== violet ==
## convolver
module convolver #(
	parameter n = 8'h0a,	 
	parameter k = 8'h03,  
	parameter s = 1,  
	parameter BL = 16,  
	parameter Q = 12  
	)(
	input logic clk,
	input logic rst,
	input logic ce,
	input logic [BL-1:0] activation,
	input logic [(k*k)*BL-1:0] weight1,
	output logic [31:0] conv_op,
	output logic valid_conv,
	output logic end_conv
	);
	logic [31:0] count1;  
	logic [31:0] count2;  
	logic [31:0] count3;  
	logic [31:0] row_count;  
	logic en1, en2, en3;  
	logic [BL-1:0] weight [0:k*k-1];
	generate
		genvar j;
		for (j = 0; j < k*k; j = j + 1) begin : for_loop
			assign weight[j][BL-1:0] = weight1[BL*j +: BL];
		end : for_loop
	endgenerate
	logic [BL*2-1:0] tmp [k*k+1:0];
	assign tmp[0] = 32'h00000000;
	generate
	genvar i;
	for (i = 0; i < k*k; i = i + 1) begin : for_loop1
		if ((i+1) % k == 0) begin 					 
			if (i == k*k - 1) begin 				 
				mac #(.N(BL), .Q(Q)) MAC0(
					.clk(clk),
					.sclr(rst),
					.ce(ce),
					.a_i(activation),
					.b_i(weight[i]),
					.c_i(tmp[i]),
					.r_o(conv_op)
				);
			end
			else begin
				logic [BL*2-1:0] tmp2;
				mac #(.N(BL), .Q(Q)) MAC1(
					.clk(clk),
					.sclr(rst),
					.ce(ce),
					.a_i(activation),
  ...
Size in the first run: roughly 12000 cells after synthesis, about 840 flip-flops, roughly 200 I/O pins, roughly 120000 um^2 of cells after synthesis.
==> flow/config.mk <==
export PLATFORM = sky130hd
export DESIGN_NAME = convolver
export DESIGN_NICKNAME = convolver
export VERILOG_FILES = /design/flow/design.v
export SDC_FILE = /design/flow/constraint.sdc
export NUM_CORES = 4
export LEC_CHECK = 0
export CAP_MARGIN = 0
export CORE_MARGIN = 2
export CORE_UTILIZATION = 72
export CTS_CLUSTER_DIAMETER = 42
export CTS_CLUSTER_SIZE = 23
export PLACE_DENSITY = 0.66
export SETUP_SLACK_MARGIN = 0.96
export SLEW_MARGIN = 20
==> flow/constraint.sdc <==
create_clock -name core_clock -period 6.89 [get_ports {clk}]
set_input_delay 1.3780 -clock core_clock [delete_from_list [all_inputs] [get_ports {clk}]]
set_output_delay 1.3780 -clock core_clock [all_outputs]
set_load 0.01 [all_outputs]
run.sh (not shown) runs the stock make flow with config.mk's settings and CLKGATE_MAP_FILE=.
violet: flow complete, layout not clean; failing: setup timing
Input-level comparison between indigo and violet:
# violet
export LEC_CHECK = 0
export CAP_MARGIN = 0
export CORE_MARGIN = 2
export CORE_UTILIZATION = 72
export CTS_CLUSTER_DIAMETER = 42
export CTS_CLUSTER_SIZE = 23
export PLACE_DENSITY = 0.66
export SETUP_SLACK_MARGIN = 0.96
export SLEW_MARGIN = 20
create_clock -name core_clock -period 6.89 [get_ports {clk}]
# indigo
export LEC_CHECK = 0
export CAP_MARGIN = 20
export CORE_MARGIN = 2
export CORE_UTILIZATION = 40
export SETUP_SLACK_MARGIN = 1.02
export SLEW_MARGIN = 20
create_clock -name core_clock -period 7.65 [get_ports {clk}]
Results
Taking violet as the reference, in indigo number of optimization iterations in the first detailed-route pass decreased by 2 relative to the old numbers; number of nets in the finished design fell by about 1.7%; post-layout worst setup margin rose by 0.83 ns. The overall die height in violet is 0.75 times that in indigo. Comparing violet and indigo, first-pass GRT wire length is higher on violet. In summary, indigo completed successfully, with a layout that passed the timing, design-rule and antenna checks. Final setup violation count: indigo < violet.
Modified inputs, juniper compared to indigo
# indigo
export LEC_CHECK = 0
export CAP_MARGIN = 20
export CORE_MARGIN = 2
export CORE_UTILIZATION = 40
export SETUP_SLACK_MARGIN = 1.02
export SLEW_MARGIN = 20
create_clock -name core_clock -period 7.65 [get_ports {clk}]
# juniper
export LEC_CHECK = 0
export CAP_MARGIN = 20
export CORE_MARGIN = 2
export CORE_UTILIZATION = 72
export SETUP_SLACK_MARGIN = 1.55
export SLEW_MARGIN = 20
create_clock -name core_clock -period 5.32 [get_ports {clk}]
Findings:
Looking across juniper and indigo, the single run that reached the end with no open violations was indigo.
Nothing crashed in juniper and all stages finished; the problem is that the final layout failed, the offending checks being setup timing.
Compared with indigo, juniper shows tightest hold margin higher by 0.0072 ns.
The worst path setup slack after routing of juniper falls short of that of indigo by 2.45 ns.
juniper ends up with a transition time at the pin with the least slew margin that is 0.066 ns higher than in indigo.
For global-route wire length before repair, dividing the value from indigo by the value from juniper gives 0.892.
Modified inputs, tundra compared to juniper
# juniper
export LEC_CHECK = 0
export CAP_MARGIN = 20
export CORE_MARGIN = 2
export CORE_UTILIZATION = 72
export SETUP_SLACK_MARGIN = 1.55
export SLEW_MARGIN = 20
create_clock -name core_clock -period 5.32 [get_ports {clk}]
# tundra
export LEC_CHECK = 0
export CAP_MARGIN = 20
export CORE_MARGIN = 2
export CORE_UTILIZATION = 66
export SLEW_MARGIN = 20
create_clock -name core_clock -period 5.32 [get_ports {clk}]
### Flow results
- Of tundra and juniper, none finishes clean.
- Complete run, failing final checks: juniper, reason setup timing.
- Against juniper, tundra comes in about 40% lower on first-iteration DRC count.
- Summary: with juniper as the reference, post-route cell area in tundra moved down slightly.
- Taking juniper as the reference point, the worst setup slack of tundra rises by 0.61 ns.
- Between tundra and juniper, the wire length is lower for tundra.
- tundra vs. juniper: buffer count excluding the clock tree in the final layout went up by about 0.37%.
- Fraction of area in clock buffers and inverters ended up 0.18 points lower on tundra than on juniper.
- Number of placement rows (tundra vs. juniper) increases by a few percent
> inputs changed (tundra -> xenon)
# tundra
export LEC_CHECK = 0
export CAP_MARGIN = 20
export CORE_MARGIN = 2
export CORE_UTILIZATION = 66
export SLEW_MARGIN = 20
create_clock -name core_clock -period 5.32 [get_ports {clk}]
# xenon
export LEC_CHECK = 0
export CAP_MARGIN = 20
export CORE_ASPECT_RATIO = 0.5
export CORE_MARGIN = 2
export CORE_UTILIZATION = 72
export PLACE_DENSITY = 0.41
export SETUP_SLACK_MARGIN = 1.27
export SLEW_MARGIN = 20
create_clock -name core_clock -period 4.29 [get_ports {clk}]
--- outcome ---
- Complete run, failing final checks: xenon, reason setup timing.
- When xenon is measured against tundra, its setup violation total in the final timing report turns out about 17% higher.
- Compared to tundra, xenon has area added between synthesis and finish 3.5 points higher.
- From tundra to xenon the numbers moved as follows: setup slack -1.22 ns; worst hold slack +0.017 ns; ratio of final minimum period to clock period +34 points.
- xenon: number of global-route vias before repair is 3.4% higher than what tundra reported.
- All-layer global routing usage: xenon > tundra

Setup of job 101:
convolver again, from the RTL that the note above started with.
==> flow/config.mk <==
export PLATFORM = sky130hd
export DESIGN_NAME = convolver
export DESIGN_NICKNAME = convolver
export VERILOG_FILES = /design/flow/design.v
export SDC_FILE = /design/flow/constraint.sdc
export NUM_CORES = 4
export LEC_CHECK = 0
export CAP_MARGIN = 20
export CORE_MARGIN = 2
export CORE_UTILIZATION = 40
export SLEW_MARGIN = 20
==> flow/constraint.sdc <==
create_clock -name core_clock -period 7.65 [get_ports {clk}]
set_input_delay 1.5300 -clock core_clock [delete_from_list [all_inputs] [get_ports {clk}]]
set_output_delay 1.5300 -clock core_clock [all_outputs]
set_load 0.01 [all_outputs]
For job 102, these inputs were changed with respect to job 101:
# job 101
export LEC_CHECK = 0
export CAP_MARGIN = 20
export CORE_MARGIN = 2
export CORE_UTILIZATION = 40
export SLEW_MARGIN = 20
create_clock -name core_clock -period 7.65 [get_ports {clk}]
# job 102
export LEC_CHECK = 0
export CAP_MARGIN = 20
export CORE_ASPECT_RATIO = 0.5
export CORE_MARGIN = 2
export CORE_UTILIZATION = 72
export SETUP_SLACK_MARGIN = 1.55
export SLEW_MARGIN = 20
create_clock -name core_clock -period 5.32 [get_ports {clk}]
--- outcome ---
Job 102 completed end to end; final checks failed (negative setup slack).
Diff job 101 -> job 102: number of buffers added by the clock tree synthesis step -18; arrival time of the worst setup path -0.83 ns; detailed-placement wirelength estimate -about 1.4%.
When the final numbers for job 102 and job 101 were put side by side, the count of placed standard cells including taps turned out to be greater in job 101.
Taking job 101 as the reference, in job 102 biggest fanout along the worst timing path lower, utilization of the core after routing now larger.
Here is what was changed in the inputs of job 103 compared with job 102.
# job 102
export LEC_CHECK = 0
export CAP_MARGIN = 20
export CORE_ASPECT_RATIO = 0.5
export CORE_MARGIN = 2
export CORE_UTILIZATION = 72
export SETUP_SLACK_MARGIN = 1.55
export SLEW_MARGIN = 20
create_clock -name core_clock -period 5.32 [get_ports {clk}]
# job 103
export LEC_CHECK = 0
export CAP_MARGIN = 20
export CORE_MARGIN = 2
export CORE_UTILIZATION = 70
export SLEW_MARGIN = 20
create_clock -name core_clock -period 6.57 [get_ports {clk}]
--- outcome ---
Die boundary height on job 103 is up relative to job 102.
Job 102 -> job 103: via count decreased slightly
Nothing crashed in job 103 and all stages finished; the problem is that the final layout failed, the offending checks being negative setup slack.
Job 103 ends up with a minimum setup slack in the final design that is 0.89 ns higher than in job 102.
NOTE clock-buffer cell count job 102->job 103 increased by a little under 10%
### job 103 -> job 104
# job 103
export LEC_CHECK = 0
export CAP_MARGIN = 20
export CORE_MARGIN = 2
export CORE_UTILIZATION = 70
export SLEW_MARGIN = 20
create_clock -name core_clock -period 6.57 [get_ports {clk}]
# job 104
export LEC_CHECK = 0
export ABC_AREA = 0
export CAP_MARGIN = 20
export CORE_ASPECT_RATIO = 0.83
export CORE_MARGIN = 2
export CORE_UTILIZATION = 72
export PLACE_DENSITY = 0.66
export SETUP_SLACK_MARGIN = 1.35
export SLEW_MARGIN = 20
create_clock -name core_clock -period 4.7 [get_ports {clk}]
## What came out
Clock buffer count from CTS was higher in job 103 than in job 104. Of job 104 and job 103, the run reporting the higher height of the die was job 103. On starting density of the core: between job 104 and job 103, it ends up lower for job 103. Run status, job 104: aborted in 5_1_grt, error GRT-0229. On placed wire-length estimate after detailed placement, the lower figure sits with job 104, not job 103.
--- input diff job 104..job 105 ---
# job 104
export LEC_CHECK = 0
export ABC_AREA = 0
export CAP_MARGIN = 20
export CORE_ASPECT_RATIO = 0.83
export CORE_MARGIN = 2
export CORE_UTILIZATION = 72
export PLACE_DENSITY = 0.66
export SETUP_SLACK_MARGIN = 1.35
export SLEW_MARGIN = 20
create_clock -name core_clock -period 4.7 [get_ports {clk}]
# job 105
export LEC_CHECK = 0
export CAP_MARGIN = 20
export CORE_MARGIN = 2
export CORE_UTILIZATION = 72
export SLEW_MARGIN = 20
create_clock -name core_clock -period 6.46 [get_ports {clk}]
There was hardly any difference in die outline area between job 105 and job 104. Between job 104 and job 105, horizontal die dimension decreased. The remaining runs in job 104 and job 105 completed every stage, whereas job 104 halted early. Job 104: GRT-0229 in 5_1_grt -> run aborted. Job 105 completed end to end; final checks failed (negative setup slack). [compare] base=job 104 new=job 105: share of the core filled by cells before placement roughly the same; total core area held steady.

Starting RTL as in the previous note.
Settings: LEC_CHECK=0, CAP_MARGIN=0, CORE_MARGIN=2, CORE_UTILIZATION=72, PLACE_DENSITY=0.65, SLEW_MARGIN=20; clock period 3.35 ns.
The first run ended with an error in 5_1_grt.
Then changed:
CAP_MARGIN = 20   (was 0)
CORE_UTILIZATION = 70   (was 72)
PLACE_DENSITY = not set   (was 0.65)
SETUP_SLACK_MARGIN = 1.45   (was not set)
clock period = 4.89 ns   (was 3.35 ns; I/O delays follow)
Now the flow produced a layout that fails on negative setup slack.
Synthesized cell count does not change.
Die area goes up by 2.8%.
Synthesized area is unchanged.
Then changed:
CORE_UTILIZATION = 72   (was 70)
MAX_ROUTING_LAYER = met4   (was not set)
SETUP_SLACK_MARGIN = not set   (was 1.45)
clock period = 6.12 ns   (was 4.89 ns; I/O delays follow)
This time the run ended with an error in 5_1_grt on ODB-0269.
Die area came out lower by a few percent.
Synthesized cell count does not change.
Synthesized area does not change.
Then changed:
CORE_UTILIZATION = 71   (was 72)
MAX_ROUTING_LAYER = not set   (was met4)
clock period = 5.27 ns   (was 6.12 ns; I/O delays follow)
Result: Now the flow finished but failed the layout checks on negative setup slack; synthesized cell count does not change; die area goes up by 1.4%; area after synthesis does not change.

Starting RTL as in the previous note.
make LEC_CHECK=0 ABC_AREA=0 CAP_MARGIN=20 CORE_ASPECT_RATIO=0.83 CORE_MARGIN=2 CORE_UTILIZATION=72 PLACE_DENSITY=0.66 SETUP_SLACK_MARGIN=1.33 SLEW_MARGIN=20 finish   # period 4.7 ns
The baseline did not get past 5_1_grt with GRT-0229.
==> next run, changes <==
Settings changed: ABC_AREA 0 to 1, SETUP_SLACK_MARGIN 1.33 to unset.
=> The new run reached the layout checks and failed them: negative setup slack. Area after synthesis increases by about 9%. Die size is higher by 8.8%. Synthesized cell count rose by 41%.

Setup of the reference run:
The RTL this note starts from:
==> flow/design.v <==
module mac #(
	parameter N = 16,  
	parameter Q = 12  
	)(
	input logic clk, sclr, ce,
	input logic [N-1:0] a_i, b_i, 
	input logic [N*2-1:0] c_i,
	output logic [N*2-1:0] r_o
	);
	always_ff @(posedge clk or posedge sclr) begin
		if (sclr) r_o <= 'd0;
		else if (ce) begin
				r_o <= (a_i * b_i + c_i);  
			end
	end
endmodule
module variable_shift_register #(parameter WIDTH = 8, parameter SIZE = 3)(
	input logic clk, rst, ce,
	input logic [WIDTH-1:0] data_i,
	output logic [WIDTH-1:0] data_o
	);
	logic [WIDTH-1:0] sh_r [SIZE-1:0];  
	generate 
	genvar i;
	for (i = 0; i < SIZE; i = i + 1) begin : for_loop
		always_ff @(posedge clk or posedge rst) begin
			if (rst) sh_r[i] <= 'd0; 
			else begin
				if (ce) begin
					if (i == 'd0) sh_r[i] <= data_i;
					else sh_r[i] <= sh_r[i - 1];
				end
			end
		end
	end : for_loop
	endgenerate
	assign data_o = sh_r[SIZE - 1];
endmodule
`timescale 1ns / 1ps
module convolver #(
	parameter n = 8'h0a,	 
	parameter k = 8'h03,  
	parameter s = 1,  
	parameter BL = 16,  
	parameter Q = 12  
	)(
	input logic clk,
	input logic rst,
	input logic ce,
	input logic [BL-1:0] activation,
	input logic [(k*k)*BL-1:0] weight1,
	output logic [31:0] conv_op,
	output logic valid_conv,
	output logic end_conv
	);
	logic [31:0] count1;  
	logic [31:0] count2;  
	logic [31:0] count3;  
	logic [31:0] row_count;  
	logic en1, en2, en3;  
	logic [BL-1:0] weight [0:k*k-1];
	generate
		genvar j;
		for (j = 0; j < k*k; j = j + 1) begin : for_loop
			assign weight[j][BL-1:0] = weight1[BL*j +: BL];
		end : for_loop
	endgenerate
	logic [BL*2-1:0] tmp [k*k+1:0];
	assign tmp[0] = 32'h00000000;
	generate
	genvar i;
	for (i = 0; i < k*k; i = i + 1) begin : for_loop1
		if ((i+1) % k == 0) begin 					 
			if (i == k*k - 1) begin 				 
				mac #(.N(BL), .Q(Q)) MAC0(
					.clk(clk),
					.sclr(rst),
					.ce(ce),
					.a_i(activation),
					.b_i(weight[i]),
					.c_i(tmp[i]),
					.r_o(conv_op)
				);
			end
			else begin
				logic [BL*2-1:0] tmp2;
				mac #(.N(BL), .Q(Q)) MAC1(
					.clk(clk),
					.sclr(rst),
					.ce(ce),
					.a_i(activation),
					.b_i(weight[i]),
					.c_i(tmp[i]),
					.r_o(tmp2)
				);
				variable_shift_register #(.WIDTH(BL*2), .SIZE(n-k)) SR(
					.clk(clk),
					.rst(rst),
					.ce(ce),
					.data_i(tmp2),
					.data_o(tmp[i+1])
					);
			end
		end
		else begin
			mac #(.N(BL), .Q(Q)) MAC2(
					.clk(clk),
					.sclr(rst),
					.ce(ce),
					.a_i(activation),
					.b_i(weight[i]),
					.c_i(tmp[i]),
					.r_o(tmp[i+1])
				);
		end
	end : for_loop1
	endgenerate
	always_ff @(posedge clk) begin
		if (rst) begin
			count1 <= 0;
			count2 <= 0;
			count3 <= 0;
			row_count <= 0;
			en1 <= 0;
			en2 <= 1;
			en3 <= 0;
		end
		else if (ce) begin
		if (ce) begin
			if (count1 == (k-1)*n + k - 1) begin  
				count1 <= count1 + 1'b1;
				en1 <= 1'b1;
			end
			else count1 <= count1 + 1'b1;
		end
		if (en1 && en2) begin
			if (count2 == n - k) begin
				count2 <= 0;
				en2 <= 0;
				row_count <= row_count + 1'b1;
			end
			else count2 <= count2 + 1'b1;
		end
		if(~en2) begin
			if(count3 == k-2) begin
				count3<=0;
				en2 <= 1'b1;
			end
		else
			count3 <= count3 + 1'b1;
		end
		if((((count2 + 1) % s == 0) && (row_count % s == 0))
			||(count3 == k-2)&&(row_count % s == 0)
			||(count1 == (k-1)*n+k-1))
		begin                                                                                                                        
			en3 <= 1;                                                                                                                             
		end
		else 
			en3 <= 0;
		end
	end
	assign end_conv = (count1>= n*n+2) ? 1'b1 : 1'b0;
	assign valid_conv = (en1&&en2&&en3);
endmodule
clock: 7.26 ns
lec_check: 0
cap_margin: 20
core_margin: 4
core_utilization: 57
cts_cluster_diameter: 398
gpl_routability_driven: 0
min_routing_layer: met2
setup_slack_margin: 0.26
slew_margin: 5
tns_end_percent: 60
Edits applied to the flow inputs when going from the reference run to the trial run:
-- flow/config.mk --
<<< the reference run, line 12
export GPL_ROUTABILITY_DRIVEN = 0
export MIN_ROUTING_LAYER = met2
export SETUP_SLACK_MARGIN = 0.26
export SLEW_MARGIN = 5
export TNS_END_PERCENT = 60
>>> the trial run, line 12
export GPL_ROUTABILITY_DRIVEN = 0
export SETUP_SLACK_MARGIN = 0.26
export SLEW_MARGIN = 20
Results
The reference run | status: complete | timing, DRC, antenna: pass
The trial run completed every stage of the flow, and the final layout passed the timing, design-rule and antenna checks.
Count of clock-buffer cells in the layout was higher in the trial run than in the reference run.
For the met1 usage, the trial run came in 41 points higher than the reference run did.
Total number of placement rows came out exactly the same in the trial run and the reference run.
The reference run -> the trial run: post-detailed-placement cell area flat
In terms of sequential share of layout area, the trial run and the reference run differ only marginally.
Layout overhead on the synthesized area for the trial run is lower than for the reference run.
Looking at wire length of the first global-routing pass, the trial run sits below the reference run.
